## v31
// WaveGenerator
module WaveGenerator #(N = 32, M = 16)(
  input clk,
  input rst,
  input chirp_reverse,             
  input [7:0] chirp_delay,         
  input [N-1:0] chirp_min_ctrl,    
  input [N-1:0] chirp_max_ctrl,    
  input [N-1:0] chirp_inc_rate,    
  input [N-1:0] chirp_div_rate,    
  output reg [M-1:0] waveform     
);
Settings: LEC_CHECK=0, CAP_MARGIN=5, CELL_PAD_IN_SITES_GLOBAL_PLACEMENT=0, CORE_MARGIN=2, CORE_UTILIZATION=70, CTS_CLUSTER_DIAMETER=361, CTS_CLUSTER_SIZE=32, GPL_ROUTABILITY_DRIVEN=1, PLACE_DENSITY=0.65, SETUP_SLACK_MARGIN=0.98, SLEW_MARGIN=35; clock period 5.02 ns.
run.sh (not shown) runs the stock make flow with config.mk's settings and CLKGATE_MAP_FILE=.
Input changes introduced in v25 (baseline for comparison: v31):
# v31
export LEC_CHECK = 0
export CAP_MARGIN = 5
export CELL_PAD_IN_SITES_GLOBAL_PLACEMENT = 0
export CORE_MARGIN = 2
export CORE_UTILIZATION = 70
export CTS_CLUSTER_DIAMETER = 361
export CTS_CLUSTER_SIZE = 32
export GPL_ROUTABILITY_DRIVEN = 1
export PLACE_DENSITY = 0.65
export SETUP_SLACK_MARGIN = 0.98
export SLEW_MARGIN = 35
create_clock -name core_clock -period 5.02 [get_ports {clk}]
# v25
export LEC_CHECK = 0
export CAP_MARGIN = 20
export CORE_MARGIN = 2
export CORE_UTILIZATION = 70
export CTS_CLUSTER_SIZE = 41
export PLACE_DENSITY = 0.67
export SETUP_SLACK_MARGIN = -0.37
export SLEW_MARGIN = 20
create_clock -name core_clock -period 5.37 [get_ports {clk}]
==> comparison <==
- Delta (v25 minus v31): layout clock buffer count climbed 2, post-route cell area dropped about 7%, area growth from synthesis to layout dropped 9.2 points, number of resized instances in the post-cts repair step dropped 74, detailed-route vias per instance dropped 1.0.
- v25 against v31: cell depth of the worst setup path decreased by 1 relative to the old numbers; count of plain and timing-repair buffers in the layout decreased by 57 relative to the old numbers; worst hold slack after final layout decreased by 0.041 ns relative to the old numbers.
For v10, these inputs were changed with respect to v25:
# v25
export LEC_CHECK = 0
export CAP_MARGIN = 20
export CORE_MARGIN = 2
export CORE_UTILIZATION = 70
export CTS_CLUSTER_SIZE = 41
export PLACE_DENSITY = 0.67
export SETUP_SLACK_MARGIN = -0.37
export SLEW_MARGIN = 20
create_clock -name core_clock -period 5.37 [get_ports {clk}]
# v10
export LEC_CHECK = 0
export CAP_MARGIN = 20
export CORE_MARGIN = 2
export CORE_UTILIZATION = 66
export CTS_CLUSTER_SIZE = 39
export HOLD_SLACK_MARGIN = -0.09
export SLEW_MARGIN = 20
create_clock -name core_clock -period 4.26 [get_ports {clk}]
Findings:
Compared with v25, v10 shows a higher highest cell delay on the worst timing path. v10 ran in full, but the layout does not pass; the checks complain about setup timing. ~same global route total overflow in v10 and v25. v10 vs v25, worst setup path startpoint: chirp_max_ctrl[19] vs chirp_inc_rate[9]. The core of v10 is more densely filled than that of v25.
What v15 does differently from v10 at the input level:
# v10
export LEC_CHECK = 0
export CAP_MARGIN = 20
export CORE_MARGIN = 2
export CORE_UTILIZATION = 66
export CTS_CLUSTER_SIZE = 39
export HOLD_SLACK_MARGIN = -0.09
export SLEW_MARGIN = 20
create_clock -name core_clock -period 4.26 [get_ports {clk}]
# v15
export LEC_CHECK = 0
export ABC_AREA = 1
export CAP_MARGIN = 20
export CORE_MARGIN = 2
export CORE_UTILIZATION = 72
export CTS_CLUSTER_DIAMETER = 400
export CTS_CLUSTER_SIZE = 94
export SLEW_MARGIN = 20
create_clock -name core_clock -period 4.61 [get_ports {clk}]
==> comparison <==
Compare v15 and v10 | via count lower: v10. v15 has fraction of power consumed by combinational cells above what v10 had. Diff v10 -> v15 | final design instance area without fill | decrease of about 6%. v10 consumes less power than v15. v15 vs. v10: power density normalized to cell area rose 54 nW/um2, starting utilization of the core area picked up an extra 7.2 points, routed length on met1 went down, logic depth of the worst setup path including buffers climbed 10. Detailed-routing iteration count for the pre-antenna-repair pass in v15 is 1 above v10. v15 against v10: sequential share of layout area picked up an extra 1.1 points; average wire per cell in the routed design lost 21%. v15 ended with every stage complete and zero timing, DRC or antenna violations.
The following lists how v34 was set up differently from v15:
# v15
export LEC_CHECK = 0
export ABC_AREA = 1
export CAP_MARGIN = 20
export CORE_MARGIN = 2
export CORE_UTILIZATION = 72
export CTS_CLUSTER_DIAMETER = 400
export CTS_CLUSTER_SIZE = 94
export SLEW_MARGIN = 20
create_clock -name core_clock -period 4.61 [get_ports {clk}]
# v34
export LEC_CHECK = 0
export ABC_AREA = 1
export CAP_MARGIN = 20
export CORE_ASPECT_RATIO = 0.5
export CORE_MARGIN = 2
export CORE_UTILIZATION = 72
export CTS_CLUSTER_DIAMETER = 400
export CTS_CLUSTER_SIZE = 94
export PLACE_DENSITY = 0.38
export SETUP_SLACK_MARGIN = 1.06
export SLEW_MARGIN = 20
export TNS_END_PERCENT = 15
create_clock -name core_clock -period 3.54 [get_ports {clk}]
Taking v15 as the reference point, the pre-placement core utilization of v34 rises by 0.52 points. Compared with v15, in v34 die size went up 0.33%, summed standard-cell area reported by yosys held. Lower floorplan die width was reported by v15, not v34. Number of input and output port buffers inserted delta (v15 -> v34): insignificant. I/O pin count: v15 vs v34 identical. Seen in the log of v34: DPL-0033 during 4_1_cts, after which the run never completed.
Power is estimated from default activity; no workload was simulated.
